==> flow/design.v (excerpt) <==
module fft16 (
    input  wire              clk,
    input  wire              rst_n,
    input  wire              start,
    input  wire signed [8:0] din_i,
    input  wire signed [8:0] din_q,
    output wire              ready,
    output wire              dout_valid,
    output wire signed [8:0] dout_i,
    output wire signed [8:0] dout_q
);
export LEC_CHECK = 0
export CAP_MARGIN = 20
export CORE_MARGIN = 2
export CORE_UTILIZATION = 46
export CTS_CLUSTER_SIZE = 91
export SETUP_SLACK_MARGIN = 0.78
export SLEW_MARGIN = 15
export TNS_END_PERCENT = 20
create_clock -name core_clock -period 15.9 [get_ports {clk}]
run.sh (not shown) runs the stock make flow with config.mk's settings and CLKGATE_MAP_FILE=.
==> next run, changes <==
--- a/flow/config.mk
+++ b/flow/config.mk
@@ -9,6 +9,4 @@
 export CORE_MARGIN = 2
-export CORE_UTILIZATION = 46
-export CTS_CLUSTER_SIZE = 91
-export SETUP_SLACK_MARGIN = 0.78
-export SLEW_MARGIN = 15
-export TNS_END_PERCENT = 20
+export CORE_UTILIZATION = 72
+export CTS_CLUSTER_SIZE = 47
+export SLEW_MARGIN = 20
==> flow/constraint.sdc (replaced) <==
create_clock -name core_clock -period 9.58 [get_ports {clk}]
set_input_delay 1.9160 -clock core_clock [delete_from_list [all_inputs] [get_ports {clk}]]
set_output_delay 1.9160 -clock core_clock [all_outputs]
set_load 0.01 [all_outputs]
- Now the flow completed and failed the layout checks on setup timing
- critical path depth came out higher by 2
- cell area came out higher by 11%
- via count came out higher by 23%
- clock-buffer cell count came out higher by 6
- non-clock buffer count came out higher by 655
- routed wire length came out higher by 23%
- die size came out lower by 36%
==> next run, changes <==
--- a/flow/config.mk
+++ b/flow/config.mk
@@ -9,4 +9,3 @@
 export CORE_MARGIN = 2
-export CORE_UTILIZATION = 72
-export CTS_CLUSTER_SIZE = 47
+export CORE_UTILIZATION = 56
 export SLEW_MARGIN = 20
==> flow/constraint.sdc (replaced) <==
create_clock -name core_clock -period 9.91 [get_ports {clk}]
set_input_delay 1.9820 -clock core_clock [delete_from_list [all_inputs] [get_ports {clk}]]
set_output_delay 1.9820 -clock core_clock [all_outputs]
set_load 0.01 [all_outputs]
Effect:
- Now the flow finished with timing, DRC and antenna clean
- worst setup slack gains 830 ps
- utilization is lower by 20 points
- critical path depth is lower by 2
- cell area is lower slightly
- final cell count is higher by a few percent
- via count is lower by roughly a tenth
- clock skew is lower by 6.4 ps
==> next run, changes <==
--- a/flow/config.mk
+++ b/flow/config.mk
@@ -9,3 +9,3 @@
 export CORE_MARGIN = 2
-export CORE_UTILIZATION = 56
+export CORE_UTILIZATION = 40
 export SLEW_MARGIN = 20
==> flow/constraint.sdc (replaced) <==
create_clock -name core_clock -period 10.0 [get_ports {clk}]
set_input_delay 2.0000 -clock core_clock [delete_from_list [all_inputs] [get_ports {clk}]]
set_output_delay 2.0000 -clock core_clock [all_outputs]
set_load 0.01 [all_outputs]
Outcome:
- final cell count rose by 5.8%
- sequential share of layout area increases by 0.45 points
- worst setup slack is better by 7.4 ps
- final area went down by 1.3%
- hold slack stays flat
- synthesized cell count stays the same
==> next run, changes <==
--- a/flow/config.mk
+++ b/flow/config.mk
@@ -9,3 +9,4 @@
 export CORE_MARGIN = 2
-export CORE_UTILIZATION = 40
+export CORE_UTILIZATION = 72
+export SETUP_SLACK_MARGIN = -0.58
 export SLEW_MARGIN = 20
==> flow/constraint.sdc (replaced) <==
create_clock -name core_clock -period 6.0 [get_ports {clk}]
set_input_delay 1.2000 -clock core_clock [delete_from_list [all_inputs] [get_ports {clk}]]
set_output_delay 1.2000 -clock core_clock [all_outputs]
set_load 0.01 [all_outputs]
With this change the flow stopped in global routing.
Synthesized cell count does not change.
Synthesized area stays the same.
Die area shrinks by 44%.
==> next run, changes <==
--- a/flow/config.mk
+++ b/flow/config.mk
@@ -9,4 +9,3 @@
 export CORE_MARGIN = 2
-export CORE_UTILIZATION = 72
-export SETUP_SLACK_MARGIN = -0.58
+export CORE_UTILIZATION = 64
 export SLEW_MARGIN = 20
==> flow/constraint.sdc (replaced) <==
create_clock -name core_clock -period 11.1 [get_ports {clk}]
set_input_delay 2.2200 -clock core_clock [delete_from_list [all_inputs] [get_ports {clk}]]
set_output_delay 2.2200 -clock core_clock [all_outputs]
set_load 0.01 [all_outputs]
Outcome: The new run ran to the end with no violations. Die size rose by roughly a tenth. Synthesized area does not change. Synthesized cell count does not change.

========
Setup of run A:
fft16 again, from the RTL that the note above started with.
==> flow/config.mk <==
export PLATFORM = sky130hd
export DESIGN_NAME = fft16
export DESIGN_NICKNAME = fft16
export VERILOG_FILES = /design/flow/design.v
export SDC_FILE = /design/flow/constraint.sdc
export NUM_CORES = 4
export LEC_CHECK = 0
export ABC_AREA = 0
export CAP_MARGIN = 20
export CELL_PAD_IN_SITES_DETAIL_PLACEMENT = 0
export CORE_ASPECT_RATIO = 1.04
export CORE_MARGIN = 2
export CORE_UTILIZATION = 63
export GPL_ROUTABILITY_DRIVEN = 1
export SETUP_SLACK_MARGIN = -0.55
export SLEW_MARGIN = 20
==> flow/constraint.sdc <==
create_clock -name core_clock -period 13.9 [get_ports {clk}]
set_input_delay 2.7800 -clock core_clock [delete_from_list [all_inputs] [get_ports {clk}]]
set_output_delay 2.7800 -clock core_clock [all_outputs]
set_load 0.01 [all_outputs]
Setup changes, run A to run B
- swapping -0.55 for 0.88 in SETUP_SLACK_MARGIN
- clearing CORE_ASPECT_RATIO, which used to be 1.04
- swapping 63 for 71 in CORE_UTILIZATION
- putting CTS_CLUSTER_SIZE at 42 where nothing was set
- swapping 13.9 for 9.36 in the clock period (ns, I/O delays scaled along)
### Flow results
- Run A: full flow OK, the timing, DRC and antenna checks passed
- The layout from run B, despite a flow that completed every stage, fails the layout checks, with the failing checks listed as setup timing.
- Run B — chip area 11% lower, run A as reference
- Setup slack | run B below run A
- Compared with run A, run B shows instance count after placement with tap cells included higher by 533.
- Against run A, run B comes in 92 higher on post-CTS repair timing setup buffer count.
- Comparing run B against run A, there is no change at all in area share of xor/xnor cells in the synthesized design.
- Between run B and run A, core utilization before placement is lower for run A, run B comes in above that.
- Against run A, run B comes in about 640% higher on non-clock buffer count.
Modified inputs, run C compared to run B
- SETUP_SLACK_MARGIN: 0.88 -> -0.55
- ABC_AREA: 0 -> 1
- CORE_ASPECT_RATIO: unset -> 1.04
- PLACE_DENSITY_LB_ADDON: unset -> 0.27
- CTS_CLUSTER_SIZE: 42 -> unset
- the clock period (ns, I/O delays scaled along): 9.36 -> 13.9
Notes after the runs:
- Run C was carried through to the last stage, and its layout satisfied the timing, DRC and antenna checks.
- Relative to run B, run C degrades post-DP HPWL.
- Delta(total routing resource utilization after global routing, run C - run B) < 0
- Changes observed in run C relative to run B: number of setup violations in the final report lost 36; sum of buffers and inverters on the critical path decreased by 2 relative to the old numbers.
#### Input delta (run D over run C)
- CORE_UTILIZATION: 71 -> 72
- SETUP_SLACK_MARGIN: -0.55 -> 3.74
- the clock period (ns, I/O delays scaled along): 13.9 -> 12.9
[summary]
Run D ended with every stage complete and zero timing, DRC or antenna violations. | layout-stage area growth over the synthesis result | higher: run D |. Per the comparison of run D with run C, DRC violations left ~0 delta; minimum setup slack in the final design +0.50 ns; chip area in the Yosys report ~0 delta; final-layout worst hold slack +0.016 ns; tap cell instance count -9. Compared with run C, run D shows a sequential share of layout area that is 3.0 points lower.

========
Starting RTL as in the previous note.
==> flow/config.mk <==
export PLATFORM = sky130hd
export DESIGN_NAME = fft16
export DESIGN_NICKNAME = fft16
export VERILOG_FILES = /design/flow/design.v
export SDC_FILE = /design/flow/constraint.sdc
export NUM_CORES = 4
export LEC_CHECK = 0
export ABC_AREA = 1
export CAP_MARGIN = 20
export CELL_PAD_IN_SITES_DETAIL_PLACEMENT = 0
export CORE_ASPECT_RATIO = 1.04
export CORE_MARGIN = 2
export CORE_UTILIZATION = 72
export GPL_ROUTABILITY_DRIVEN = 1
export PLACE_DENSITY_LB_ADDON = 0.27
export SETUP_SLACK_MARGIN = -1.27
export SLEW_MARGIN = 20
==> flow/constraint.sdc <==
create_clock -name core_clock -period 12.8 [get_ports {clk}]
set_input_delay 2.5600 -clock core_clock [delete_from_list [all_inputs] [get_ports {clk}]]
set_output_delay 2.5600 -clock core_clock [all_outputs]
set_load 0.01 [all_outputs]
The first run finished with timing, DRC and antenna clean.
==> next run, changes <==
Settings changed: ABC_AREA 1 to 0, CORE_ASPECT_RATIO 1.04 to default, CTS_CLUSTER_DIAMETER from default to 283, PLACE_DENSITY from default to 0.37, PLACE_DENSITY_LB_ADDON 0.27 to default, SETUP_SLACK_MARGIN -1.27 to -0.55.
Clock period 12.8 ns to 8.75 ns, I/O delays scaled along.
What happened:
- Now the flow ran to the end with violations: negative setup slack
- non-clock buffer count went up by 823
- hold slack gets better by 0.013 ns
- wire length went up by about a fifth
- die size went down by a few percent
- maximum frequency went up by about a fifth
- register-to-register slack gets worse by 2.4 ns
- first-iteration DRC count went up by a quarter to a third
- setup slack gets worse by 2.4 ns
- via count went up by a few percent
==> next run, changes <==
Settings changed: PLACE_DENSITY 0.37 to default, PLACE_DENSITY_LB_ADDON from default to 0.12, SETUP_SLACK_MARGIN -0.55 to 2.59.
Clock period 8.75 ns to 9.2 ns, I/O delays scaled along.
Now the flow finished but fails on max-capacitance violations, max-slew violations, negative setup slack.
Final area rises slightly.
Critical path depth came out lower by 6.
Via count grows by a little under a tenth.
Final cell count stays flat.
Count of clock-buffer cells in the layout is unchanged.
==> next run, changes <==
Settings changed: ABC_AREA 0 to 1, CAP_MARGIN 20 to 25, MAX_ROUTING_LAYER from default to met4, PLACE_DENSITY from default to 0.37, PLACE_DENSITY_LB_ADDON 0.12 to default, SETUP_SLACK_MARGIN 2.59 to -0.55.
Clock period 9.2 ns to 8.75 ns, I/O delays scaled along.
Effect: Now the flow died in global routing; synthesized area grows by 3.2%; die area came out higher by 3.2%; synthesized cell count came out higher by 22%.
